Setup of violet:
==> flow/design.v (excerpt) <==
module mac_array #(
    parameter NUM_CHANNELS = 4,
    parameter DATA_WIDTH = 8,
    parameter ACCUM_WIDTH = 32,
    parameter OUTPUT_WIDTH = 16
)(
    input  clk,
    input  rst_n,
    input  [NUM_CHANNELS-1:0] enable,
    input  [NUM_CHANNELS-1:0] clear_acc,
    input  [DATA_WIDTH*NUM_CHANNELS-1:0] input_data,
    input  [DATA_WIDTH*NUM_CHANNELS-1:0] weight,
    output [OUTPUT_WIDTH*NUM_CHANNELS-1:0] mac_out,
    output [OUTPUT_WIDTH*NUM_CHANNELS-1:0] activated_out,
    output [NUM_CHANNELS-1:0] valid,
    output [NUM_CHANNELS-1:0] overflow
);
    genvar i;
    generate
        for (i = 0; i < NUM_CHANNELS; i = i + 1) begin : mac_channels
            mac_unit #(
                .DATA_WIDTH(DATA_WIDTH),
                .ACCUM_WIDTH(ACCUM_WIDTH),
                .OUTPUT_WIDTH(OUTPUT_WIDTH)
            ) mac_inst (
                .clk(clk),
                .rst_n(rst_n),
                .enable(enable[i]),
                .clear_acc(clear_acc[i]),
                .input_data(input_data[DATA_WIDTH*(i+1)-1:DATA_WIDTH*i]),
                .weight(weight[DATA_WIDTH*(i+1)-1:DATA_WIDTH*i]),
                .mac_out(mac_out[OUTPUT_WIDTH*(i+1)-1:OUTPUT_WIDTH*i]),
                .activated_out(activated_out[OUTPUT_WIDTH*(i+1)-1:OUTPUT_WIDTH*i]),
                .valid(valid[i]),
                .overflow(overflow[i])
            );
        end
    endgenerate
endmodule
clock: 13.3 ns
lec_check: 0
abc_area: 0
cap_margin: 30
core_aspect_ratio: 0.68
core_margin: 2
core_utilization: 64
cts_cluster_diameter: 133
gpl_routability_driven: 0
gpl_timing_driven: 1
min_routing_layer: met1
place_density_lb_addon: 0.26
setup_slack_margin: 1.62
slew_margin: 5
run.sh (not shown) runs the stock make flow with config.mk's settings and CLKGATE_MAP_FILE=.
The flow did not stop early for violet: all stages ran, and the layout cleared the timing, DRC and antenna checks.
The following lists how yarrow was set up differently from violet:
==> flow/config.mk <==
export PLATFORM = sky130hd
export DESIGN_NAME = mac_array
export DESIGN_NICKNAME = mac_array
export VERILOG_FILES = /design/flow/design.v
export SDC_FILE = /design/flow/constraint.sdc
export NUM_CORES = 4
export LEC_CHECK = 0
export CAP_MARGIN = 20
export CORE_MARGIN = 2
export CORE_UTILIZATION = 40
export CTS_CLUSTER_DIAMETER = 292
export GPL_ROUTABILITY_DRIVEN = 0
export SETUP_SLACK_MARGIN = 2.04
export SLEW_MARGIN = 20
==> flow/constraint.sdc <==
create_clock -name core_clock -period 8.5 [get_ports {clk}]
set_input_delay 1.7000 -clock core_clock [delete_from_list [all_inputs] [get_ports {clk}]]
set_output_delay 1.7000 -clock core_clock [all_outputs]
set_load 0.01 [all_outputs]
==> results <==
When the final numbers for yarrow and violet were put side by side, the switching power as a share of total power turned out to be greater in violet.
Across both runs, total routing resource utilization after global routing was lower for yarrow than for violet.
Looking at setup slack, yarrow sits 2.49 ns below violet.
Wire length per cell after detailed routing was higher in the run labelled yarrow.
Changes in zinc relative to yarrow:
--- a/flow/config.mk
+++ b/flow/config.mk
@@ -10,5 +10,2 @@
 export CORE_UTILIZATION = 40
-export CTS_CLUSTER_DIAMETER = 292
-export GPL_ROUTABILITY_DRIVEN = 0
-export SETUP_SLACK_MARGIN = 2.04
 export SLEW_MARGIN = 20
## What came out
Run comparison: yarrow timing startpoint of the critical path weight[16]; zinc timing startpoint of the critical path input_data[25]. Sort yarrow and zinc by via count of the first global-routing pass, ascending, and zinc comes first. Higher global router's overall resource usage among yarrow and zinc: yarrow. zinc vs. yarrow: combined area of all synthesized cells essentially unchanged, design internal power decreased about 24%, timing-limited maximum frequency decreased 9.0 MHz. Per the comparison of zinc with yarrow, power dissipated in sequential cells now sits lower, placed standard-cell area down 0.47%, worst hold slack has decreased.
For garnet, these inputs were changed with respect to zinc:
--- a/flow/config.mk
+++ b/flow/config.mk
@@ -9,3 +9,7 @@
 export CORE_MARGIN = 2
-export CORE_UTILIZATION = 40
+export CORE_UTILIZATION = 48
+export CTS_CLUSTER_DIAMETER = 242
+export CTS_CLUSTER_SIZE = 98
+export GPL_ROUTABILITY_DRIVEN = 0
 export SLEW_MARGIN = 20
+export TNS_END_PERCENT = 35
--- outcome ---
- Comparing zinc with garnet, the multi-input combinational cell area came out essentially unchanged.
- zinc -> garnet: power decreased slightly
- Switching part of the total power is higher on garnet
- Wire length ends up higher on garnet.
- When garnet is measured against zinc, its shortest period the worst path allows turns out 0.0033 ns higher.
- garnet ran to completion and came out clean on the timing, DRC and antenna checks.
- garnet reports its critical path launch point as input_data[9] while zinc reports input_data[25].
- On first-pass GRT wire length, garnet tracks zinc almost exactly.
- Compared with zinc, in garnet net switching power moved up; delay of the slowest critical-path stage level; combinational power moved down.
Edits applied to the flow inputs when going from garnet to tundra:
--- a/flow/config.mk
+++ b/flow/config.mk
@@ -7,9 +7,13 @@
 export LEC_CHECK = 0
+export ABC_AREA = 1
 export CAP_MARGIN = 20
+export CELL_PAD_IN_SITES_GLOBAL_PLACEMENT = 0
+export CORE_ASPECT_RATIO = 0.5
 export CORE_MARGIN = 2
-export CORE_UTILIZATION = 48
-export CTS_CLUSTER_DIAMETER = 242
+export CORE_UTILIZATION = 57
+export CTS_CLUSTER_DIAMETER = 336
 export CTS_CLUSTER_SIZE = 98
-export GPL_ROUTABILITY_DRIVEN = 0
+export HOLD_SLACK_MARGIN = 0.28
+export PLACE_DENSITY = 0.35
 export SLEW_MARGIN = 20
-export TNS_END_PERCENT = 35
+export TNS_END_PERCENT = 15
## What came out
Going from garnet to tundra, die area decreased 4.6%; number of standard cells after synthesis increased 50%.
Diff garnet -> tundra: routed via count divided by cell count shows a reduction of 4.8%; reported leakage power now sits higher.
Comparing garnet and tundra, the lower area added between synthesis and finish was measured on tundra.
Minimum clock period after layout (higher): garnet
As of tundra, area inside the core boundary had fallen by a few percent compared to garnet.
On minimum setup slack in the final design: between garnet and tundra, it ends up lower for garnet.

========
Setup of red:
mac_array again, from the RTL that the note above started with.
Design mac_array, start of the top module:
module mac_array #(
    parameter NUM_CHANNELS = 4,
    parameter DATA_WIDTH = 8,
    parameter ACCUM_WIDTH = 32,
    parameter OUTPUT_WIDTH = 16
)(
    input  clk,
    input  rst_n,
    input  [NUM_CHANNELS-1:0] enable,
    input  [NUM_CHANNELS-1:0] clear_acc,
    input  [DATA_WIDTH*NUM_CHANNELS-1:0] input_data,
    input  [DATA_WIDTH*NUM_CHANNELS-1:0] weight,
    output [OUTPUT_WIDTH*NUM_CHANNELS-1:0] mac_out,
    output [OUTPUT_WIDTH*NUM_CHANNELS-1:0] activated_out,
    output [NUM_CHANNELS-1:0] valid,
    output [NUM_CHANNELS-1:0] overflow
);
clock: 13.3 ns
lec_check: 0
abc_area: 1
cap_margin: 30
core_aspect_ratio: 0.84
core_margin: 2
core_utilization: 16
cts_cluster_diameter: 133
gpl_routability_driven: 0
gpl_timing_driven: 1
min_routing_layer: met1
place_density_lb_addon: 0.26
setup_slack_margin: 1.62
slew_margin: 5
Both conditions hold for red: the flow ran to the end and the final layout passed the timing, DRC and antenna checks.
Setup changes, red to blue
- SLEW_MARGIN: 5 -> 20
- GPL_TIMING_DRIVEN: 1 -> unset
- PLACE_DENSITY: unset -> 0.95
- PLACE_DENSITY_LB_ADDON: 0.26 -> unset
- GPL_ROUTABILITY_DRIVEN: 0 -> unset
- CORE_UTILIZATION: 16 -> 72
- MIN_ROUTING_LAYER: met1 -> unset
- CORE_ASPECT_RATIO: 0.84 -> unset
- SETUP_SLACK_MARGIN: 1.62 -> unset
- CTS_CLUSTER_DIAMETER: 133 -> unset
- ABC_AREA: 1 -> unset
- CAP_MARGIN: 30 -> 20
- the clock period (ns, I/O delays scaled along): 13.3 -> 7.57
### Flow results
Stage in which a tool error killed blue: global routing (5_1_grt).
red closes out successfully: all stages finished, all timing, DRC and antenna checks passed.
Higher share of synthesized cell area in and, or, nand and nor gates among red and blue: red
Number of cells in the design after placement (blue / red): 0.57
The number of cells upsized or downsized after cts of blue is higher than that of red.
Side by side, fraction of the yosys area taken by sequential cells turned out higher in blue than in red.
Where area enclosed by the die boundary is concerned, red is outperformed by blue.
Diff red -> blue: share of the synthesized netlist area taken by xor and xnor gates shows an increase of 4.2 points, total half-perimeter wirelength after legalization and detailed placement shows a reduction of about 13%, post-place setup slack shows a reduction of 5050 ps, chip width shows a reduction of 59%.
When blue is set beside red, its effective utilization at floorplan turns out to be 58 points larger.
Reported for red and blue, number of synthesized flops with an enable pin turned out identical to the last digit.
> inputs changed (blue -> green)
- a change of CORE_UTILIZATION from 72 to 59
- a deleted PLACE_DENSITY that had been 0.95
- a change of the clock period (ns, I/O delays scaled along) from 7.57 to 5.59
==> comparison <==
The log for blue ends in global routing (5_1_grt) with error GRT-0116, so the run never completed.
In green the implementation ran to completion but is not tape-out ready, as the final checks report negative setup slack.
green against blue: placeable core area moved up; adder-cell share of the synthesized area level; die outline width moved up.
Summary: with blue as the reference, half-perimeter wire length after detailed placement in green moved down by more than 10%.
The post-place instance area of green exceeds that of blue by 6.0%.
Re average instance area after synthesis: no difference whatsoever between blue and green.
Against blue, green comes in 27 higher on number of buffers inserted to repair setup after CTS.
Setup slack after placement is higher on blue
From blue to green the numbers moved as follows: total die size +6700 um^2, chip area estimate from yosys synthesis ~0 delta, synthesized instance count ~0 delta.
### green -> orange
- changing CORE_UTILIZATION from 59 to 40
- setting GPL_TIMING_DRIVEN to 0 for the first time
- setting TNS_END_PERCENT to 65 for the first time
- changing the clock period (ns, I/O delays scaled along) from 5.59 to 8.5
==> results <==
- orange vs green on via count of the first global-routing pass: orange is the lower one.
- orange vs green: total power consumption of the routed design down by more than half
- Compared with green, orange shows sequential logic power that has gone down by more than a quarter.
- [orange] minimum setup slack in the final design rose 1760 ps relative to green
- Lower register fraction of the total cell area among green and orange: green
- orange finished all stages; the layout is clean.
- Compared with green, orange shows share of total power in combinational logic lower by 9.2 points.

========
== juniper ==
The RTL this note starts from:
==> flow/design.v <==
module vedic_2x2 (
    input  [1:0] a,
    input  [1:0] b,
    output [3:0] product
);
    wire [3:0] partial;
    wire c1, c2;
    assign partial[0] = a[0] & b[0];
    assign partial[1] = a[1] & b[0];
    assign partial[2] = a[0] & b[1];
    assign partial[3] = a[1] & b[1];
    assign product[0] = partial[0];
    assign {c1, product[1]} = partial[1] + partial[2];
    assign {c2, product[2]} = partial[3] + c1;
    assign product[3] = c2;
endmodule
module vedic_mult #(
    parameter WIDTH = 8
)(
    input  [WIDTH-1:0] a,
    input  [WIDTH-1:0] b,
    output [2*WIDTH-1:0] product
);
    generate
        if (WIDTH == 2) begin : base_case
            vedic_2x2 v2x2 (
                .a(a),
                .b(b),
                .product(product)
            );
        end else begin : recursive_case
            localparam HALF_WIDTH = WIDTH / 2;
            wire [WIDTH-1:0] q0, q1, q2, q3;
            wire [2*WIDTH-1:0] aligned_q0, aligned_q1, aligned_q2, aligned_q3;
            wire [2*WIDTH-1:0] temp1, temp2;
            vedic_mult #(HALF_WIDTH) m0 (
                .a(a[HALF_WIDTH-1:0]),
                .b(b[HALF_WIDTH-1:0]),
                .product(q0)
            );
            vedic_mult #(HALF_WIDTH) m1 (
                .a(a[WIDTH-1:HALF_WIDTH]),
                .b(b[HALF_WIDTH-1:0]),
                .product(q1)
            );
            vedic_mult #(HALF_WIDTH) m2 (
                .a(a[HALF_WIDTH-1:0]),
                .b(b[WIDTH-1:HALF_WIDTH]),
                .product(q2)
            );
            vedic_mult #(HALF_WIDTH) m3 (
                .a(a[WIDTH-1:HALF_WIDTH]),
                .b(b[WIDTH-1:HALF_WIDTH]),
                .product(q3)
            );
            assign aligned_q0 = {{WIDTH{1'b0}}, q0};
            assign aligned_q1 = {{HALF_WIDTH{1'b0}}, q1, {HALF_WIDTH{1'b0}}};
            assign aligned_q2 = {{HALF_WIDTH{1'b0}}, q2, {HALF_WIDTH{1'b0}}};
            assign aligned_q3 = {q3, {WIDTH{1'b0}}};
            assign temp1 = aligned_q0 + aligned_q1;
            assign temp2 = temp1 + aligned_q2;
            assign product = temp2 + aligned_q3;
        end
    endgenerate
endmodule
module sigmoid_activation #(
    parameter WIDTH = 16,
    parameter FRAC_BITS = 11
)(
    input  signed [WIDTH-1:0] x,
    output [WIDTH-1:0] y
);
    localparam signed [WIDTH-1:0] NEG_THRESHOLD = -(4 << FRAC_BITS);
    localparam signed [WIDTH-1:0] POS_THRESHOLD = (4 << FRAC_BITS);
    localparam [WIDTH-1:0] ZERO_VAL = {WIDTH{1'b0}};
    localparam [WIDTH-1:0] HALF_VAL = (1 << (WIDTH-1));
    localparam [WIDTH-1:0] ONE_VAL  = {WIDTH{1'b1}};
    reg [WIDTH-1:0] y_reg;
    always @(*) begin
        if ($signed(x) < NEG_THRESHOLD)
            y_reg = ZERO_VAL;
        else if ($signed(x) > POS_THRESHOLD)
            y_reg = ONE_VAL;
        else
            y_reg = HALF_VAL + {{3{x[WIDTH-1]}}, x[WIDTH-1:3]};
    end
    assign y = y_reg;
endmodule
module mac_unit #(
    parameter DATA_WIDTH = 8,
    parameter ACCUM_WIDTH = 32,
    parameter OUTPUT_WIDTH = 16,
    parameter USE_SQRT_CSLA = 1,
    parameter ENABLE_ACTIVATION = 1,
    parameter FRAC_BITS = 11
)(
    input  clk,
    input  rst_n,
    input  enable,
    input  clear_acc,
    input  [DATA_WIDTH-1:0] input_data,
    input  [DATA_WIDTH-1:0] weight,
    output [OUTPUT_WIDTH-1:0] mac_out,
    output [OUTPUT_WIDTH-1:0] activated_out,
    output valid,
    output overflow
);
    localparam MULT_WIDTH = 2 * DATA_WIDTH;
    wire [MULT_WIDTH-1:0] mult_result;
    reg [ACCUM_WIDTH-1:0] accumulator;
    reg [ACCUM_WIDTH-1:0] next_acc;
    wire [ACCUM_WIDTH:0] acc_sum;
    reg overflow_reg;
    reg valid_reg;
    vedic_mult #(
        .WIDTH(DATA_WIDTH)
    ) multiplier (
        .a(input_data),
        .b(weight),
        .product(mult_result)
    );
    assign acc_sum = {1'b0, accumulator} + {{(ACCUM_WIDTH-MULT_WIDTH+1){1'b0}}, mult_result};
    always @(*) begin
        if (enable) begin
            if (clear_acc) begin
                next_acc = {{(ACCUM_WIDTH-MULT_WIDTH){1'b0}}, mult_result};
            end else begin
                next_acc = acc_sum[ACCUM_WIDTH-1:0];
            end
        end else if (clear_acc) begin
            next_acc = {ACCUM_WIDTH{1'b0}};
        end else begin
            next_acc = accumulator;
        end
    end
    always @(posedge clk or negedge rst_n) begin
        if (!rst_n)
            accumulator <= {ACCUM_WIDTH{1'b0}};
        else
            accumulator <= next_acc;
    end
    always @(posedge clk or negedge rst_n) begin
        if (!rst_n)
            overflow_reg <= 1'b0;
        else if (clear_acc)
            overflow_reg <= 1'b0;
        else if (enable && acc_sum[ACCUM_WIDTH])
            overflow_reg <= 1'b1;
    end
    assign overflow = overflow_reg;
    assign mac_out = accumulator[OUTPUT_WIDTH-1:0];
    generate
        if (ENABLE_ACTIVATION) begin : gen_activation
            sigmoid_activation #(
                .WIDTH(OUTPUT_WIDTH),
                .FRAC_BITS(FRAC_BITS)
            ) activation (
                .x(mac_out),
                .y(activated_out)
            );
        end else begin : no_activation
            assign activated_out = mac_out;
        end
    endgenerate
    always @(posedge clk or negedge rst_n) begin
        if (!rst_n)
            valid_reg <= 1'b0;
        else
            valid_reg <= enable;
    end
    assign valid = valid_reg;
endmodule
module mac_array #(
    parameter NUM_CHANNELS = 4,
    parameter DATA_WIDTH = 8,
    parameter ACCUM_WIDTH = 32,
    parameter OUTPUT_WIDTH = 16
)(
    input  clk,
    input  rst_n,
    input  [NUM_CHANNELS-1:0] enable,
    input  [NUM_CHANNELS-1:0] clear_acc,
    input  [DATA_WIDTH*NUM_CHANNELS-1:0] input_data,
    input  [DATA_WIDTH*NUM_CHANNELS-1:0] weight,
    output [OUTPUT_WIDTH*NUM_CHANNELS-1:0] mac_out,
    output [OUTPUT_WIDTH*NUM_CHANNELS-1:0] activated_out,
    output [NUM_CHANNELS-1:0] valid,
    output [NUM_CHANNELS-1:0] overflow
);
    genvar i;
    generate
        for (i = 0; i < NUM_CHANNELS; i = i + 1) begin : mac_channels
            mac_unit #(
                .DATA_WIDTH(DATA_WIDTH),
                .ACCUM_WIDTH(ACCUM_WIDTH),
                .OUTPUT_WIDTH(OUTPUT_WIDTH)
            ) mac_inst (
                .clk(clk),
                .rst_n(rst_n),
                .enable(enable[i]),
                .clear_acc(clear_acc[i]),
                .input_data(input_data[DATA_WIDTH*(i+1)-1:DATA_WIDTH*i]),
                .weight(weight[DATA_WIDTH*(i+1)-1:DATA_WIDTH*i]),
                .mac_out(mac_out[OUTPUT_WIDTH*(i+1)-1:OUTPUT_WIDTH*i]),
                .activated_out(activated_out[OUTPUT_WIDTH*(i+1)-1:OUTPUT_WIDTH*i]),
                .valid(valid[i]),
                .overflow(overflow[i])
            );
        end
    endgenerate
endmodule
Settings: LEC_CHECK=0, CAP_MARGIN=25, CELL_PAD_IN_SITES_DETAIL_PLACEMENT=1, CORE_ASPECT_RATIO=1.03, CORE_MARGIN=8, CORE_UTILIZATION=50, CTS_CLUSTER_DIAMETER=83, CTS_CLUSTER_SIZE=47, GPL_ROUTABILITY_DRIVEN=0, GPL_TIMING_DRIVEN=0, HOLD_SLACK_MARGIN=0.25, MIN_ROUTING_LAYER=met1, PLACE_DENSITY_LB_ADDON=0.02, SETUP_SLACK_MARGIN=0.36, SLEW_MARGIN=20, TNS_END_PERCENT=90; clock period 8.5 ns.
In summary, juniper completed successfully, with a layout that passed the timing, DRC and antenna checks.
Changes in raven relative to juniper:
- CTS_CLUSTER_SIZE now 39, was 47
- PLACE_DENSITY_LB_ADDON no longer set, was 0.02
- CTS_CLUSTER_DIAMETER now 292, was 83
- CORE_ASPECT_RATIO now 0.88, was 1.03
- HOLD_SLACK_MARGIN now 0.01, was 0.25
- CORE_MARGIN now 4, was 8
- GPL_ROUTABILITY_DRIVEN now 1, was 0
- SETUP_SLACK_MARGIN now 2.04, was 0.36
- MIN_ROUTING_LAYER no longer set, was met1
- MAX_ROUTING_LAYER now met4, previously not set
- CORE_UTILIZATION now 40, was 50
- CAP_MARGIN now 15, was 25
- TNS_END_PERCENT no longer set, was 90
==> comparison <==
Total of plain and repair buffers excluding clock buffers grows by more than a quarter when moving from juniper to raven.
Relative to juniper, number of fill cells has gone up in raven.
Across both runs, buffers inserted during post-CTS setup optimization was higher for raven than for juniper.
Compared with juniper, raven shows a lower fraction of met1 tracks used by global routing.
Against juniper as the reference, raven delivers a lower worst reg-to-reg setup slack.
Relative to raven, the following input files were edited for quartz:
- GPL_ROUTABILITY_DRIVEN: 1 -> unset
- CTS_CLUSTER_DIAMETER: 292 -> 336
- ABC_AREA: unset -> 1
- CELL_PAD_IN_SITES_GLOBAL_PLACEMENT: unset -> 1
- CORE_ASPECT_RATIO: 0.88 -> 0.5
- PLACE_DENSITY_LB_ADDON: unset -> 0.06
- CORE_UTILIZATION: 40 -> 32
- TNS_END_PERCENT: unset -> 15
- CORE_MARGIN: 4 -> 2
- CAP_MARGIN: 15 -> 20
- HOLD_SLACK_MARGIN: 0.01 -> 0.27
- SETUP_SLACK_MARGIN: 2.04 -> unset
- MAX_ROUTING_LAYER: met4 -> unset
- CTS_CLUSTER_SIZE: 39 -> 98
- GPL_TIMING_DRIVEN: 0 -> unset
==> results <==
Summary of quartz over raven: length in cells of the worst reg-to-reg path shows an increase of 4, die span in x shows an increase of about 54%, number of cells on the critical path shows an increase of 5, full die area shows an increase of 36%. Summary of the comparison: area of the synthesized netlist per yosys stat is higher in quartz, relative to raven. Delta(wire length reported by the detailed router, quartz - raven) < 0. Taking raven as the reference, in quartz count of clock-buffer cells in the layout rose 4, wire length of the first global-routing pass saw an increase. Diff raven and quartz: number of placed instances with taps included lower in raven. In the reports for raven and quartz, the larger post-place instance area belongs to quartz.
The following lists how amber was set up differently from quartz:
- removing CELL_PAD_IN_SITES_GLOBAL_PLACEMENT (formerly 1)
- changing CTS_CLUSTER_DIAMETER from 336 to 292
- changing CORE_UTILIZATION from 32 to 40
- setting MAX_ROUTING_LAYER to met4 for the first time
- removing CELL_PAD_IN_SITES_DETAIL_PLACEMENT (formerly 1)
- changing CORE_ASPECT_RATIO from 0.5 to 0.88
- removing PLACE_DENSITY_LB_ADDON (formerly 0.06)
- setting SETUP_SLACK_MARGIN to 2.04 for the first time
- removing TNS_END_PERCENT (formerly 15)
- removing CTS_CLUSTER_SIZE (formerly 98)
- setting GPL_ROUTABILITY_DRIVEN to 0 for the first time
- removing ABC_AREA (formerly 1)
- changing HOLD_SLACK_MARGIN from 0.27 to 0.01
==> comparison <==
The final layouts of amber and quartz pass the timing, DRC and antenna checks.
Placement-stage cell area went down by a few percent going from quartz to amber.
The run showing the smaller maximum fanout along the worst path is amber.
From quartz to amber the numbers moved as follows: wire length of the first global-routing pass -24%; hold slack down 0.014 ns; buffers plus inverters on the worst setup path lost 3.
[inputs] lagoon vs amber
- an added TNS_END_PERCENT of 65
- an added GPL_TIMING_DRIVEN of 0
- a deleted HOLD_SLACK_MARGIN that had been 0.01
- a deleted CORE_ASPECT_RATIO that had been 0.88
- a deleted MAX_ROUTING_LAYER that had been met4
- a deleted SETUP_SLACK_MARGIN that had been 2.04
- a deleted CTS_CLUSTER_DIAMETER that had been 292
- a change of CAP_MARGIN from 20 to 25
- an added PLACE_DENSITY of 0.45
Results
From amber to lagoon the numbers moved as follows: width of the chip now smaller, count of plain and timing-repair buffers in the layout now smaller, setup slack now sits lower. In the metrics for amber and lagoon, the one carrying the lower maximum frequency from static timing analysis is lagoon. amber: done, clean on timing, DRC and antenna. Looking at the reports, lagoon completed the entire flow and the layout it produced met the timing, DRC and antenna checks. Of the two values seen for origin of the worst setup path, weight[17] was produced by amber and weight[8] by lagoon.
Power and IR drop assume default switching activity.
